// CS
module CS(clk, reset, X, Y);
	input clk, reset; 
	input [7:0] X;
	output [9:0] Y;
	reg [9:0] X1,X2, X3, X4, X5, X6, X7, X8, X9;
	wire[9:0] avg_w;
	reg [9:0] avg;
	reg [9:0] appr;
	wire[9:0] Y_keep_w;
	reg [9:0] Y;
	reg [12:0] avg_dividend;
	reg [12:0] Y_dividend;
	reg [12:0] total_num;
	reg [9:0] least;
	wire [12:0] avg_dis = 13'd9;
	wire [12:0] Y_dis = 13'd8;
	always @(negedge clk) begin
		if(reset) begin
			X1 <= 0; X2 <= 0; X3 <= 0; X4 <= 0; X5 <= 0; X6 <= 0; X7 <= 0; X8 <= 0; X9 <= 0;
			avg_dividend <= 0;
			total_num <= 0;
		end  
		else begin 
			if (total_num < 9)
				total_num <= total_num + 1;
			X1 <= X2;
			X2 <= X3;
			X3 <= X4;
			X4 <= X5;
			X5 <= X6;
			X6 <= X7;
			X7 <= X8;
			X8 <= X9;
			X9 <= X;
			avg_dividend <= X2+X3+X4+X5+X6+X7+X8+X9+X; 	
		end  
	end  
	calc c1(avg_dividend, avg_dis, avg_w);
	always @(*) begin
		avg = avg_w;
		appr = X1;
		least = 1000;
		if( (avg >= X1) && (avg - X1) < least) begin
			appr = X1;
			least = avg - X1;
		end
		if(avg >= X2 && (avg - X2) < least) begin
			appr = X2;
			least = avg - X2;
		end
		if(avg >= X3 && (avg - X3) < least) begin
			appr = X3;
			least = avg - X3;
		end
		if(avg >= X4 && (avg - X4) < least) begin
			appr = X4;
			least = avg - X4;
		end
		if(avg >= X5 && (avg - X5) < least) begin
			appr = X5;
			least = avg - X5;
		end
		if(avg >= X6 && (avg - X6) < least) begin
			appr = X6;
			least = avg - X6;
		end
		if(avg >= X7 && (avg - X7) < least) begin
			appr = X7;
			least = avg - X7;
		end
		if(avg >= X8 && (avg - X8) < least) begin
			appr = X8;
			least = avg - X8;
		end
		if(avg >= X9 && (avg - X9) < least) begin
			appr = X9;
			least = avg - X9;
		end
		Y_dividend = avg_dividend + avg_dis*appr;
	end  
	calc c2(Y_dividend, Y_dis, Y_keep_w);	
	always @(posedge clk) begin
		if (total_num >= 9)
			Y <= Y_keep_w;
	end 
endmodule
clock: 63.8 ns
lec_check: 0
abc_area: 1
cap_margin: 20
cell_pad_in_sites_global_placement: 3
core_margin: 5
core_utilization: 41
cts_cluster_diameter: 157
cts_cluster_size: 98
gpl_routability_driven: 0
hold_slack_margin: 0.3
max_routing_layer: met4
place_density_lb_addon: 0.04
setup_slack_margin: -1.89
slew_margin: 20
tns_end_percent: 5
run.sh (not shown) runs the stock make flow with config.mk's settings and CLKGATE_MAP_FILE=.
The first run went through all stages and came out clean.
Edit:
- ABC_AREA: 1 -> default
- CELL_PAD_IN_SITES_GLOBAL_PLACEMENT: 3 -> 0
- CORE_MARGIN: 5 -> 2
- CORE_UTILIZATION: 41 -> 72
- CTS_CLUSTER_DIAMETER: 157 -> default
- CTS_CLUSTER_SIZE: 98 -> 66
- HOLD_SLACK_MARGIN: 0.3 -> -0.08
- SETUP_SLACK_MARGIN: -1.89 -> 1.81
- TNS_END_PERCENT: 5 -> 60
Effect: Now the flow did not get past global routing. Area after synthesis climbs by a few percent. Die size drops by well over a third. Synthesized cell count went down by about a fifth.
Edit:
- CTS_CLUSTER_SIZE: 66 -> 81
- HOLD_SLACK_MARGIN: -0.08 -> default
- SETUP_SLACK_MARGIN: 1.81 -> -2.0
=> Now the flow finished with negative setup slack left. Die size is unchanged. Synthesized cell count is unchanged. Area after synthesis is unchanged.
Edit:
- CTS_CLUSTER_DIAMETER: default -> 359
- CTS_CLUSTER_SIZE: 81 -> 66
- HOLD_SLACK_MARGIN: default -> -0.09
- SETUP_SLACK_MARGIN: -2.0 -> 5.0
This time the run stopped in global routing with GRT-0232.
Synthesized cell count does not change.
Die size stays the same.
Area after synthesis is unchanged.
Edit:
- ABC_AREA: default -> 1
- CORE_MARGIN: 2 -> 5
- CORE_UTILIZATION: 72 -> 41
- CTS_CLUSTER_DIAMETER: 359 -> 157
- CTS_CLUSTER_SIZE: 66 -> 88
- HOLD_SLACK_MARGIN: -0.09 -> default
- SETUP_SLACK_MARGIN: 5.0 -> -1.89
- TNS_END_PERCENT: 60 -> 5
What happened: The changed run completed without violations; die area goes up by 80%; synthesized area came out lower by 2.2%; synthesized cell count grows by 17%.

========
Setup of run 1:
Starting RTL as in the previous note.
// CS
module CS(clk, reset, X, Y);
	input clk, reset; 
	input [7:0] X;
	output [9:0] Y;
	reg [9:0] X1,X2, X3, X4, X5, X6, X7, X8, X9;
	wire[9:0] avg_w;
	reg [9:0] avg;
	reg [9:0] appr;
	wire[9:0] Y_keep_w;
	reg [9:0] Y;
	reg [12:0] avg_dividend;
	reg [12:0] Y_dividend;
	reg [12:0] total_num;
	reg [9:0] least;
	wire [12:0] avg_dis = 13'd9;
	wire [12:0] Y_dis = 13'd8;
	always @(negedge clk) begin
		if(reset) begin
			X1 <= 0; X2 <= 0; X3 <= 0; X4 <= 0; X5 <= 0; X6 <= 0; X7 <= 0; X8 <= 0; X9 <= 0;
			avg_dividend <= 0;
			total_num <= 0;
		end  
		else begin 
			if (total_num < 9)
				total_num <= total_num + 1;
			X1 <= X2;
			X2 <= X3;
			X3 <= X4;
			X4 <= X5;
			X5 <= X6;
			X6 <= X7;
			X7 <= X8;
			X8 <= X9;
			X9 <= X;
			avg_dividend <= X2+X3+X4+X5+X6+X7+X8+X9+X; 	
		end  
	end  
	calc c1(avg_dividend, avg_dis, avg_w);
	always @(*) begin
		avg = avg_w;
		appr = X1;
		least = 1000;
		if( (avg >= X1) && (avg - X1) < least) begin
			appr = X1;
			least = avg - X1;
		end
		if(avg >= X2 && (avg - X2) < least) begin
			appr = X2;
			least = avg - X2;
		end
		if(avg >= X3 && (avg - X3) < least) begin
			appr = X3;
			least = avg - X3;
		end
		if(avg >= X4 && (avg - X4) < least) begin
			appr = X4;
			least = avg - X4;
		end
		if(avg >= X5 && (avg - X5) < least) begin
			appr = X5;
			least = avg - X5;
		end
		if(avg >= X6 && (avg - X6) < least) begin
			appr = X6;
			least = avg - X6;
		end
		if(avg >= X7 && (avg - X7) < least) begin
  ...
export LEC_CHECK = 0
export ABC_AREA = 1
export CAP_MARGIN = 5
export CELL_PAD_IN_SITES_GLOBAL_PLACEMENT = 0
export CORE_MARGIN = 2
export CORE_UTILIZATION = 71
export CTS_CLUSTER_DIAMETER = 190
export CTS_CLUSTER_SIZE = 66
export GPL_ROUTABILITY_DRIVEN = 0
export HOLD_SLACK_MARGIN = -0.05
export MAX_ROUTING_LAYER = met4
export SETUP_SLACK_MARGIN = 5.0
export SLEW_MARGIN = 20
export TNS_END_PERCENT = 60
create_clock -name core_clock -period 31.8 [get_ports {clk}]
Run status, run 1: aborted in detailed placement, error DPL-0033
Here is what was changed in the inputs of run 2 compared with run 1.
- a change of CAP_MARGIN from 5 to 20
- a deleted HOLD_SLACK_MARGIN that had been -0.05
- a change of the clock period (ns, I/O delays scaled along) from 31.8 to 32.7
--- outcome ---
- Run 2: it failed during clock tree synthesis, and the tool reported DPL-0038.
- As far as post-synthesis share of cell area spent on xor and xnor gates goes, run 1 and run 2 are indistinguishable; the numbers are identical.
- Synthesized area came out exactly the same in run 1 and run 2.
- | distinct cell type count of the synthesized netlist | run 1 vs run 2 | ≈ equal |
- Run 2 and run 1 ended up with roughly the same count of flip-flops with a built-in enable after synthesis.
- Core area came out exactly the same in run 1 and run 2.
- Diff run 2..run 1 | synthesized cell count | unchanged
- Run 2 -> run 1: vertical die dimension delta 0, exact match
What run 3 does differently from run 2 at the input level:
- changing CORE_UTILIZATION from 71 to 72
- removing CTS_CLUSTER_DIAMETER (formerly 190)
- setting PLACE_DENSITY_LB_ADDON to 0.04 for the first time
- setting HOLD_SLACK_MARGIN to -0.09 for the first time
- removing ABC_AREA (formerly 1)
- changing SETUP_SLACK_MARGIN from 5.0 to 1.87
- changing the clock period (ns, I/O delays scaled along) from 32.7 to 63.8
## What came out
- Run 3 ends up with lower final HPWL from detailed placement than run 2 does.
- Area after synthesis in run 3 is 2.2% higher than in run 2
- Run 2 → run 3: arithmetic-cell share of the synthesized area counting full adders, half adders and majority gates decreased by 0.34 points relative to the old numbers; sequential-to-total area share from yosys stat decreased by 0.31 points relative to the old numbers; area of the synthesized netlist per yosys stat increased by 350 sq um relative to the old numbers.
- Run 3 never completed, since it errored out during global routing.
- Between run 3 and run 2, synthesized cell count is lower for run 3, run 2 comes in above that.
> inputs changed (run 3 -> run 4)
- changing CELL_PAD_IN_SITES_GLOBAL_PLACEMENT from 0 to 2
- changing CORE_UTILIZATION from 72 to 71
- changing PLACE_DENSITY_LB_ADDON from 0.04 to 0.21
- changing CORE_MARGIN from 2 to 5
- removing HOLD_SLACK_MARGIN (formerly -0.09)
- changing SETUP_SLACK_MARGIN from 1.87 to 5.0
- setting CTS_CLUSTER_DIAMETER to 127 for the first time
- setting CELL_PAD_IN_SITES_DETAIL_PLACEMENT to 2 for the first time
Run 4 | ERROR | global placement without I/O
Run 3 -> run 4: multiplexer share of the synthesized area delta 0, exact match
Relative to run 3, the total die size of run 4 is higher by about 9%.
From run 3 to run 4, area share of xor/xnor cells in the synthesized design did not move at all.
When run 4 is set beside run 3, its area of the core turns out to be about 0.9% larger.
Higher chip height among run 4 and run 3: run 4

========
Setup of build 30:
The RTL this note starts from:
==> flow/design.v <==
module CS(clk, reset, X, Y);
	input clk, reset; 
	input [7:0] X;
	output [9:0] Y;
	reg [9:0] X1,X2, X3, X4, X5, X6, X7, X8, X9;
	wire[9:0] avg_w;
	reg [9:0] avg;
	reg [9:0] appr;
	wire[9:0] Y_keep_w;
	reg [9:0] Y;
	reg [12:0] avg_dividend;
	reg [12:0] Y_dividend;
	reg [12:0] total_num;
	reg [9:0] least;
	wire [12:0] avg_dis = 13'd9;
	wire [12:0] Y_dis = 13'd8;
	always @(negedge clk) begin
		if(reset) begin
			X1 <= 0; X2 <= 0; X3 <= 0; X4 <= 0; X5 <= 0; X6 <= 0; X7 <= 0; X8 <= 0; X9 <= 0;
			avg_dividend <= 0;
			total_num <= 0;
		end  
		else begin 
			if (total_num < 9)
				total_num <= total_num + 1;
			X1 <= X2;
			X2 <= X3;
			X3 <= X4;
			X4 <= X5;
			X5 <= X6;
			X6 <= X7;
			X7 <= X8;
			X8 <= X9;
			X9 <= X;
			avg_dividend <= X2+X3+X4+X5+X6+X7+X8+X9+X; 	
		end  
	end  
	calc c1(avg_dividend, avg_dis, avg_w);
	always @(*) begin
		avg = avg_w;
		appr = X1;
		least = 1000;
		if( (avg >= X1) && (avg - X1) < least) begin
			appr = X1;
			least = avg - X1;
		end
		if(avg >= X2 && (avg - X2) < least) begin
			appr = X2;
			least = avg - X2;
		end
		if(avg >= X3 && (avg - X3) < least) begin
			appr = X3;
			least = avg - X3;
		end
		if(avg >= X4 && (avg - X4) < least) begin
			appr = X4;
			least = avg - X4;
		end
		if(avg >= X5 && (avg - X5) < least) begin
			appr = X5;
			least = avg - X5;
		end
		if(avg >= X6 && (avg - X6) < least) begin
			appr = X6;
			least = avg - X6;
		end
		if(avg >= X7 && (avg - X7) < least) begin
			appr = X7;
			least = avg - X7;
		end
		if(avg >= X8 && (avg - X8) < least) begin
			appr = X8;
			least = avg - X8;
		end
		if(avg >= X9 && (avg - X9) < least) begin
			appr = X9;
			least = avg - X9;
		end
		Y_dividend = avg_dividend + avg_dis*appr;
	end  
	calc c2(Y_dividend, Y_dis, Y_keep_w);	
	always @(posedge clk) begin
		if (total_num >= 9)
			Y <= Y_keep_w;
	end 
endmodule
module  calc
    #(parameter width=13)   
	(dividend, divisor, merchant);
	input [width-1:0]       dividend;   
	input [width-1:0]       divisor;   
	output [width-1:0]      merchant;   
	reg [width-1:0]     	temp_dividend;  
	reg [width-1:0]      	temp_divisor;  
	reg [2*width-1:0]    	temp_did;
	reg [2*width-1:0]   	temp_dis;
	reg [width-1:0]      	merchant;   
	reg [width-1:0]      	remainder;   
	integer 		i;
    always @(*) begin
		temp_dividend = dividend;
		temp_divisor = divisor;	
	end
    always @(*) begin
		temp_did = {{width{1'b0}}, temp_dividend};
		temp_dis = {temp_divisor, {width{1'b0}}};
		for(i = 0; i < width; i = i +1) begin
			temp_did = temp_did << 1;
			if(temp_did >= temp_dis) 
				temp_did = temp_did - temp_dis + 1'b1;
			else 
				temp_did = temp_did;
		end  
		merchant = temp_did[width-1:0];
		remainder = temp_did[width*2-1: width];
	end  
endmodule
clock: 56.8 ns
lec_check: 0
abc_area: 1
cap_margin: 20
core_margin: 2
core_utilization: 71
cts_cluster_size: 36
place_density_lb_addon: 0.28
slew_margin: 20
In build 30 the implementation completed, yet the final layout does not meet the checks, the culprit being negative setup slack.
Input-level comparison between build 54 and build 30:
# build 30
export LEC_CHECK = 0
export ABC_AREA = 1
export CAP_MARGIN = 20
export CORE_MARGIN = 2
export CORE_UTILIZATION = 71
export CTS_CLUSTER_SIZE = 36
export PLACE_DENSITY_LB_ADDON = 0.28
export SLEW_MARGIN = 20
create_clock -name core_clock -period 56.8 [get_ports {clk}]
# build 54
export LEC_CHECK = 0
export CAP_MARGIN = 20
export CORE_MARGIN = 2
export CORE_UTILIZATION = 40
export SLEW_MARGIN = 20
create_clock -name core_clock -period 68.7 [get_ports {clk}]
Findings:
Build 54: all stages complete, timing, DRC and antenna checks passed. Per the comparison of build 54 with build 30, total core area now larger; clock-buffer cell count now larger; number of nets at the end of the flow now smaller; overall track demand over capacity in global routing now smaller.
Modified inputs, build 97 compared to build 54
# build 54
export LEC_CHECK = 0
export CAP_MARGIN = 20
export CORE_MARGIN = 2
export CORE_UTILIZATION = 40
export SLEW_MARGIN = 20
create_clock -name core_clock -period 68.7 [get_ports {clk}]
# build 97
export LEC_CHECK = 0
export CAP_MARGIN = 20
export CORE_MARGIN = 2
export CORE_UTILIZATION = 66
export SLEW_MARGIN = 20
create_clock -name core_clock -period 38.2 [get_ports {clk}]
Findings:
Comparing build 97 against build 54, there is no change at all in post-synthesis chip area from yosys.
Build 97 failed in clock tree synthesis (4_1_cts) with DPL-0038.
The die size in build 54 is 1.6 times that in build 97.
Post-placement setup slack, build 54 and build 97: higher on build 54
Edits applied to the flow inputs when going from build 97 to build 18:
# build 97
export LEC_CHECK = 0
export CAP_MARGIN = 20
export CORE_MARGIN = 2
export CORE_UTILIZATION = 66
export SLEW_MARGIN = 20
create_clock -name core_clock -period 38.2 [get_ports {clk}]
# build 18
export LEC_CHECK = 0
export CAP_MARGIN = 20
export CORE_MARGIN = 2
export CORE_UTILIZATION = 72
export CTS_CLUSTER_SIZE = 50
export PLACE_DENSITY_LB_ADDON = 0.0
export SETUP_SLACK_MARGIN = 3.47
export SLEW_MARGIN = 20
create_clock -name core_clock -period 11.8 [get_ports {clk}]
- Build 97 never completed; the flow aborted with a tool error in clock tree synthesis (4_1_cts).
- Build 18 terminated abnormally: detailed placement (3_5_place_dp) reported DPL-0038.
- Compared build 18 vs build 97, and vertical die dimension is down in build 18.
- From build 97 to build 18 the numbers moved as follows: die area shrank by 8.1%, floorplan core density grew by 5.5 points, top-level port count held steady, post-synthesis xor/xnor area fraction held steady.
- Post-synthesis simple-gate area fraction came out exactly the same in build 97 and build 18.
- Floorplan core area, build 97 and build 18: smaller value in build 18
- Of build 97 and build 18, the lower final RePlAce weighted congestion belongs to build 97.
